## fir
module fir(
	input			clk_100k,
	input			rst_n,
	input 	signed [8:0]	samp_in,
	output 	signed [8:0]	fir_out	
);
wire	signed [15:0]	b[0:20];
reg	signed [8:0]	samp[0:20]; 
wire signed [24:0]	mult[0:20];
wire signed [33:0]	sum;
assign b[0] = 16'h0312;
assign b[1] = 16'h03F8;
assign b[2] = 16'h0694;
assign b[3] = 16'h0AAD;
assign b[4] = 16'h0FE6;
assign b[5] = 16'h15BC;
assign b[6] = 16'h1B9F;
assign b[7] = 16'h20F9;
assign b[8] = 16'h2539;
assign b[9] = 16'h27F6;
assign b[10] = 16'h28E9;
assign b[11] = 16'h27F6;
assign b[12] = 16'h2539;
assign b[13] = 16'h20F9;
assign b[14] = 16'h1B9F;
assign b[15] = 16'h15BC;
assign b[16] = 16'h0FE6;
assign b[17] = 16'h0AAD;
assign b[18] = 16'h0694;
assign b[19] = 16'h03F8;
assign b[20] = 16'h0312;
integer i;
always @(posedge clk_100k or negedge rst_n) begin
	if(!rst_n) begin
		for(i=20;i>=0;i=i-1)begin
			samp[i] <= 0;
		end
	end
	else begin  
		for(i=20;i>0;i=i-1)begin
			samp[i] <= samp[i-1];
		end
		samp[0] <= samp_in;
	end
end
genvar j;
  ...
clock: 4.5 ns
lec_check: 0
abc_area: 1
cap_margin: 20
core_margin: 2
core_utilization: 72
cts_cluster_diameter: 93
cts_cluster_size: 75
max_routing_layer: met4
place_density_lb_addon: 0.01
setup_slack_margin: 0.61
slew_margin: 20
run.sh (not shown) runs the stock make flow with config.mk's settings and CLKGATE_MAP_FILE=.
The first run completed and failed the layout checks on negative setup slack.
Next try:
- CTS_CLUSTER_DIAMETER: 93 -> unset
- CTS_CLUSTER_SIZE: 75 -> unset
- MAX_ROUTING_LAYER: met4 -> unset
- PLACE_DENSITY_LB_ADDON: 0.01 -> unset
- SETUP_SLACK_MARGIN: 0.61 -> unset
- clock period: 4.5 -> 24.7 ns (I/O delays scaled with it)
After rerunning: With this change the flow ran to the end with no violations. Sequential share of layout area grows by 1.1 points. Design area decreases by 14%. Clock skew is higher by 0.0054 ns.
Next try:
- ABC_AREA: 1 -> unset
- CAP_MARGIN: 20 -> 15
- SETUP_SLACK_MARGIN: unset -> -0.89
- clock period: 24.7 -> 13.4 ns (I/O delays scaled with it)
=>
- This time the run completed, yet does not pass: negative setup slack
- area after synthesis drops by 1.7%
- setup slack degrades by 8.3 ns
- synthesized cell count goes down by 7.6%
- design area rose by 9.5%
- wire length climbs by 14%
Next try:
- CAP_MARGIN: 15 -> 20
- CORE_UTILIZATION: 72 -> 40
- SETUP_SLACK_MARGIN: -0.89 -> unset
- clock period: 13.4 -> 16.0 ns (I/O delays scaled with it)
Now the flow passed the timing, DRC and antenna checks; synthesized area stays the same; via count goes down by 14%; die area grows by about 80%; clock-buffer cell count is unchanged; first-iteration DRC count drops by 42%; setup slack is better by 2.0 ns; routed wire length is lower by 14%.

---

fir again, from the RTL that the note above started with.
clock: 14.6 ns
lec_check: 0
abc_area: 1
cap_margin: 20
cell_pad_in_sites_detail_placement: 1
cell_pad_in_sites_global_placement: 0
core_aspect_ratio: 1.35
core_margin: 2
core_utilization: 17
gpl_routability_driven: 0
max_routing_layer: met5
place_density: 0.66
setup_slack_margin: 2.34
slew_margin: 40
The starting point finished but fails on negative setup slack.
Then changed:
- ABC_AREA: 1 -> default
- CELL_PAD_IN_SITES_DETAIL_PLACEMENT: 1 -> default
- CELL_PAD_IN_SITES_GLOBAL_PLACEMENT: 0 -> default
- CORE_ASPECT_RATIO: 1.35 -> default
- CORE_UTILIZATION: 17 -> 40
- GPL_ROUTABILITY_DRIVEN: 0 -> default
- MAX_ROUTING_LAYER: met5 -> default
- PLACE_DENSITY: 0.66 -> default
- SETUP_SLACK_MARGIN: 2.34 -> default
- SLEW_MARGIN: 40 -> 20
- clock period: 14.6 -> 15.8 ns (I/O delays scaled with it)
This time the run finished clean.
Routed wire length fell by 32%.
Clock skew fell by 0.0050 ns.
Clock-buffer cell count fell by 2.
Global-route usage rose by 9.0 points.
Then changed:
- CTS_CLUSTER_DIAMETER: default -> 235
- GPL_ROUTABILITY_DRIVEN: default -> 0
- MAX_ROUTING_LAYER: default -> met4
- clock period: 15.8 -> 16.0 ns (I/O delays scaled with it)
The new run completed with no timing, DRC or antenna violations.
Design area shrinks by 0.62%.
Register-to-register slack gets better by 0.28 ns.
Die area stays the same.
Then changed:
- CAP_MARGIN: 20 -> 5
- CORE_MARGIN: 2 -> 3
- CORE_UTILIZATION: 40 -> 29
- CTS_CLUSTER_DIAMETER: 235 -> default
- GPL_TIMING_DRIVEN: default -> 1
- MAX_ROUTING_LAYER: met4 -> met5
- MIN_ROUTING_LAYER: default -> met2
- PLACE_DENSITY_LB_ADDON: default -> 0.17
- SETUP_SLACK_MARGIN: default -> 1.01
- SLEW_MARGIN: 20 -> 5
What happened: Critical path depth is lower by 2. Final area is higher by about 3.3%. Routed wire length is higher by about 27%. Via count is higher by about 40%. Core utilization is lower by 11 points. Sequential share of layout area is lower by 0.26 points. Clock skew stays flat. Clock-buffer cell count is higher by 2.

---

fir again, from the RTL that the note above started with.
make LEC_CHECK=0 ABC_AREA=1 CAP_MARGIN=20 CELL_PAD_IN_SITES_GLOBAL_PLACEMENT=1 CORE_ASPECT_RATIO=0.84 CORE_MARGIN=2 CORE_UTILIZATION=72 CTS_CLUSTER_DIAMETER=217 CTS_CLUSTER_SIZE=74 GPL_ROUTABILITY_DRIVEN=1 MAX_ROUTING_LAYER=met4 MIN_ROUTING_LAYER=met1 PLACE_DENSITY_LB_ADDON=0.21 SLEW_MARGIN=0 finish   # period 9.44 ns
The first run finished but failed the layout checks on negative setup slack.
Edit:
- ABC_AREA: 1 -> unset
- CORE_ASPECT_RATIO: 0.84 -> 1.47
- CORE_UTILIZATION: 72 -> 68
- CTS_CLUSTER_DIAMETER: 217 -> 272
- CTS_CLUSTER_SIZE: 74 -> 99
- MAX_ROUTING_LAYER: met4 -> unset
- PLACE_DENSITY_LB_ADDON: 0.21 -> unset
- SLEW_MARGIN: 0 -> 20
- clock period: 9.44 -> 19.7 ns (I/O delays scaled with it)
- The new run finished clean
- register-to-register slack improved by 10 ns
- core utilization shrinks by 17 points
Edit:
- CELL_PAD_IN_SITES_GLOBAL_PLACEMENT: 1 -> unset
- CORE_ASPECT_RATIO: 1.47 -> unset
- CORE_UTILIZATION: 68 -> 66
- CTS_CLUSTER_DIAMETER: 272 -> unset
- CTS_CLUSTER_SIZE: 99 -> unset
- GPL_ROUTABILITY_DRIVEN: 1 -> unset
- MIN_ROUTING_LAYER: met1 -> unset
- SETUP_SLACK_MARGIN: unset -> 3.56
- clock period: 19.7 -> 13.4 ns (I/O delays scaled with it)
The changed run reached the layout checks and failed them: negative setup slack; first-iteration DRC count rises by 34%; non-clock buffer count rises by 718; clock skew is about the same; worst hold slack degrades by 0.0082 ns; cell area rises by 11%; clock-buffer cell count rises by 2; area after synthesis is unchanged; worst setup slack degrades by 3.3 ns; sequential cell count stays the same.
Edit:
- ABC_AREA: unset -> 1
- CORE_UTILIZATION: 66 -> 72
- MAX_ROUTING_LAYER: unset -> met4
- PLACE_DENSITY_LB_ADDON: unset -> 0.01
- SETUP_SLACK_MARGIN: 3.56 -> 1.16
- clock period: 13.4 -> 4.5 ns (I/O delays scaled with it)
=>
- The changed run completed and failed the layout checks on negative setup slack
- setup slack is worse by 7.5 ns
- count of clock-buffer cells in the layout is lower by 2
- cell count is higher by 9.4%

---

Setup of build 58:
Starting RTL as in the previous note.
// fir
module fir(
	input			clk_100k,
	input			rst_n,
	input 	signed [8:0]	samp_in,
	output 	signed [8:0]	fir_out	
);
make LEC_CHECK=0 ABC_AREA=1 CAP_MARGIN=20 CELL_PAD_IN_SITES_GLOBAL_PLACEMENT=0 CORE_ASPECT_RATIO=0.83 CORE_MARGIN=2 CORE_UTILIZATION=72 CTS_CLUSTER_DIAMETER=217 CTS_CLUSTER_SIZE=14 GPL_ROUTABILITY_DRIVEN=1 MAX_ROUTING_LAYER=met4 MIN_ROUTING_LAYER=met1 PLACE_DENSITY=0.35 SETUP_SLACK_MARGIN=2.72 SLEW_MARGIN=20 TNS_END_PERCENT=5 finish   # period 9.17 ns
Every stage of build 58 finished as expected; the final checks, on the other hand, flagged setup timing, which means the layout fails.
diff inputs: build 58 => build 66
- putting PLACE_DENSITY_LB_ADDON at 0.21 where nothing was set
- swapping 2.72 for -0.46 in SETUP_SLACK_MARGIN
- clearing PLACE_DENSITY, which used to be 0.35
- clearing TNS_END_PERCENT, which used to be 5
--- outcome ---
Chip width: build 66 vs build 58 — no meaningful difference. Summary of the comparison: met1 demand-to-capacity share in global routing is lower in build 66, relative to build 58. Comparing critical path depth for build 66 and build 58, the bigger number came from build 58. Build 66 has source-to-sink clock delay at the later pin of the worst-skew pair above what build 58 had. Comparing build 66 and build 58, the lower global-route usage was measured on build 58. Between build 66 and build 58, total instance count after detailed placement is lower for build 58, build 66 comes in above that. Build 58 reports its capturing element of the worst setup path as fir_out[8] while build 66 reports fir_out[7]. Run comparison: build 58 start point of the critical path samp[1][2]; build 66 start point of the critical path samp[5][4]. The layout from build 66, despite a flow that completed every stage, fails the layout checks, with the failing checks listed as setup timing. Final area | build 66 above build 58.
## Diff of input files: build 24 against build 66
- a deleted SETUP_SLACK_MARGIN that had been -0.46
- a change of CAP_MARGIN from 20 to 30
- a change of CTS_CLUSTER_SIZE from 14 to 74
- a change of SLEW_MARGIN from 20 to 0
- a change of CELL_PAD_IN_SITES_GLOBAL_PLACEMENT from 0 to 1
- a change of CORE_ASPECT_RATIO from 0.83 to 0.84
- a change of the clock period (ns, I/O delays scaled along) from 9.17 to 12.7
Notes after the runs:
Area growth from synthesis to final layout (build 24 over build 66): decrease, 4.1 points
Design area on build 24 is ahead of build 66.
Normalized max-slew margin, build 66 and build 24: higher on build 24
The run with more setup slack is build 24; build 66 has less.
Between build 66 and build 24, the difference in total number of H-tree levels is negligible.
Every stage of build 66 finished as expected; the final checks, on the other hand, flagged setup timing, which means the layout fails.
Final checks on build 24, whose flow otherwise completed, came back failing, citing setup timing.
Compared with build 66, build 24 instantiates a smaller number of standard cells.
Inputs modified between build 24 and build 50:
- a change of SLEW_MARGIN from 0 to 20
- a change of CORE_ASPECT_RATIO from 0.84 to 1.47
- a deleted ABC_AREA that had been 1
- a deleted CTS_CLUSTER_SIZE that had been 74
- a change of CAP_MARGIN from 30 to 20
## What came out
Although it ran to completion, build 50 produced a layout that fails the final checks because of setup timing.
Build 24 leaves more setup margin than build 50.
Build 50 vs build 24, worst slew margin relative to its limit went down by 0.56 points.
Build 24 has higher non-clock buffer count than build 50.
Global-route usage (build 50 over build 24): increase, 1.0 points
Area taken by flip-flops and latches of build 24 is on par with build 50.
[compare] base=build 24 new=build 50: number of gates given a new drive strength after cts shows a reduction of 63, number of standard cells reported by yosys shows a reduction of 7.6%.
What build 19 does differently from build 50 at the input level:
- ABC_AREA now 1, previously not set
- CTS_CLUSTER_SIZE now 14, previously not set
- CORE_ASPECT_RATIO now 0.83, was 1.47
==> comparison <==
Build 19 finished every stage; the final checks, however, were not passed, the failures being setup timing. Sequential area share after synthesis was lower in build 19 than in build 50. Of build 19 and build 50, the run reporting the lower wire length the detailed router placed on met1 was build 50. Build 19 vs. build 50: met3 routing resource usage after global routing now smaller, worst setup slack increased by 0.29 ns relative to the old numbers, synthesized cell count increased by 411 relative to the old numbers, multi-input combinational area share -0.37 points. In the reports for build 19 and build 50, the smaller fraction of standard cell area that is sequential belongs to build 19. Cell count (build 19 / build 50): 1.06.

---

## build 63
The RTL this note starts from:
==> flow/design.v <==
`timescale 1ns/1ps
module fir(
	input			clk_100k,
	input			rst_n,
	input 	signed [8:0]	samp_in,
	output 	signed [8:0]	fir_out	
);
wire	signed [15:0]	b[0:20];
reg	signed [8:0]	samp[0:20]; 
wire signed [24:0]	mult[0:20];
wire signed [33:0]	sum;
assign b[0] = 16'h0312;
assign b[1] = 16'h03F8;
assign b[2] = 16'h0694;
assign b[3] = 16'h0AAD;
assign b[4] = 16'h0FE6;
assign b[5] = 16'h15BC;
assign b[6] = 16'h1B9F;
assign b[7] = 16'h20F9;
assign b[8] = 16'h2539;
assign b[9] = 16'h27F6;
assign b[10] = 16'h28E9;
assign b[11] = 16'h27F6;
assign b[12] = 16'h2539;
assign b[13] = 16'h20F9;
assign b[14] = 16'h1B9F;
assign b[15] = 16'h15BC;
assign b[16] = 16'h0FE6;
assign b[17] = 16'h0AAD;
assign b[18] = 16'h0694;
assign b[19] = 16'h03F8;
assign b[20] = 16'h0312;
integer i;
always @(posedge clk_100k or negedge rst_n) begin
	if(!rst_n) begin
		for(i=20;i>=0;i=i-1)begin
			samp[i] <= 0;
		end
	end
	else begin  
		for(i=20;i>0;i=i-1)begin
			samp[i] <= samp[i-1];
		end
		samp[0] <= samp_in;
	end
end
genvar j;
for(j=0;j<=20;j=j+1)begin
	assign mult[j] = $signed(samp[j])*$signed(b[j]);
end
assign sum = mult[0]+mult[1]+mult[2]+mult[3]+mult[4]+mult[5]+mult[6]+mult[7]+mult[8]+mult[9]+mult[10]+mult[11]+mult[12]+mult[13]+mult[14]+mult[15]+mult[16]+mult[17]+mult[18]+mult[19]+mult[20];
assign fir_out = sum[24:16];
endmodule
clock: 9.29 ns
lec_check: 0
abc_area: 1
cap_margin: 15
core_margin: 2
core_utilization: 72
cts_cluster_diameter: 226
cts_cluster_size: 74
setup_slack_margin: 2.7
slew_margin: 20
Every stage of build 63 finished as expected; the final checks, on the other hand, flagged negative setup slack, which means the layout fails.
Relative to build 63, the following input files were edited for build 11:
diff --git a/flow/config.mk b/flow/config.mk
--- a/flow/config.mk
+++ b/flow/config.mk
@@ -8 +7,0 @@
-export ABC_AREA = 1
@@ -12,3 +11,3 @@
-export CTS_CLUSTER_DIAMETER = 226
-export CTS_CLUSTER_SIZE = 74
-export SETUP_SLACK_MARGIN = 2.7
+export CTS_CLUSTER_DIAMETER = 376
+export CTS_CLUSTER_SIZE = 98
+export PLACE_DENSITY = 0.4
==> flow/constraint.sdc <==
create_clock -name core_clock -period 18.0 [get_ports {clk_100k}]
set_input_delay 3.6000 -clock core_clock [delete_from_list [all_inputs] [get_ports {clk_100k}]]
set_output_delay 3.6000 -clock core_clock [all_outputs]
set_load 0.01 [all_outputs]
--- outcome ---
- Looking at the reports, build 11 completed the entire flow and the layout it produced met the timing, DRC and antenna checks.
- Delta(post-route core utilization, build 11 - build 63) < 0
- The headroom to the max-slew limit in build 11 was lower than what build 63 gave.
- The met2 track demand over resource in global routing in build 11 sits 17 points below the value recorded for build 63.
- The area after synthesis in build 11 was lower than what build 63 gave.
Modified inputs, build 94 compared to build 11
diff --git a/flow/config.mk b/flow/config.mk
--- a/flow/config.mk
+++ b/flow/config.mk
@@ -8 +8 @@
-export CAP_MARGIN = 15
+export CAP_MARGIN = 20
@@ -10,4 +10,2 @@
-export CORE_UTILIZATION = 72
-export CTS_CLUSTER_DIAMETER = 376
-export CTS_CLUSTER_SIZE = 98
-export PLACE_DENSITY = 0.4
+export CORE_UTILIZATION = 66
+export SETUP_SLACK_MARGIN = 3.02
==> flow/constraint.sdc <==
create_clock -name core_clock -period 10.9 [get_ports {clk_100k}]
set_input_delay 2.1800 -clock core_clock [delete_from_list [all_inputs] [get_ports {clk_100k}]]
set_output_delay 2.1800 -clock core_clock [all_outputs]
set_load 0.01 [all_outputs]
Findings:
Build 94 finished all stages; however, its layout fails the closing checks, the failures being negative setup slack.
Build 94: met3 wire length 2200 microns above build 11
The top layer used by detailed routing comes out met4 in one run and met5 in the other, namely in build 11 and build 94 respectively.
When build 94 is set beside build 11, its final worst-path setup slack turns out to be 4.02 ns smaller.
The via count reported for build 94 is higher than the one for build 11.
Edits applied to the flow inputs when going from build 94 to build 6:
diff --git a/flow/config.mk b/flow/config.mk
--- a/flow/config.mk
+++ b/flow/config.mk
@@ -7,0 +8 @@
+export ABC_AREA = 1
@@ -10,2 +11,3 @@
-export CORE_UTILIZATION = 66
-export SETUP_SLACK_MARGIN = 3.02
+export CORE_UTILIZATION = 72
+export CTS_CLUSTER_DIAMETER = 178
+export CTS_CLUSTER_SIZE = 98
@@ -12,0 +15 @@
+export TNS_END_PERCENT = 5
==> flow/constraint.sdc <==
create_clock -name core_clock -period 9.16 [get_ports {clk_100k}]
set_input_delay 1.8320 -clock core_clock [delete_from_list [all_inputs] [get_ports {clk_100k}]]
set_output_delay 1.8320 -clock core_clock [all_outputs]
set_load 0.01 [all_outputs]
==> comparison <==
- | build 6 | all stages done | FAIL | negative setup slack |
- The cell with the largest stage delay on the worst path comes out sky130_fd_sc_hd__fa_2 in one run and sky130_fd_sc_hd__fa_1 in the other, namely in build 94 and build 6 respectively.
- Build 6: number of placement rows lower than build 94
- Build 6: count of plain and timing-repair buffers 126 above build 94
- Summary of build 6 over build 94: area after synthesis went up 1.8%, final instance area has increased, setup TNS after final layout down 11.37 ns, fraction of area in multi-input gates fell by 1.1 points, mux cell area share after synthesis roughly the same.
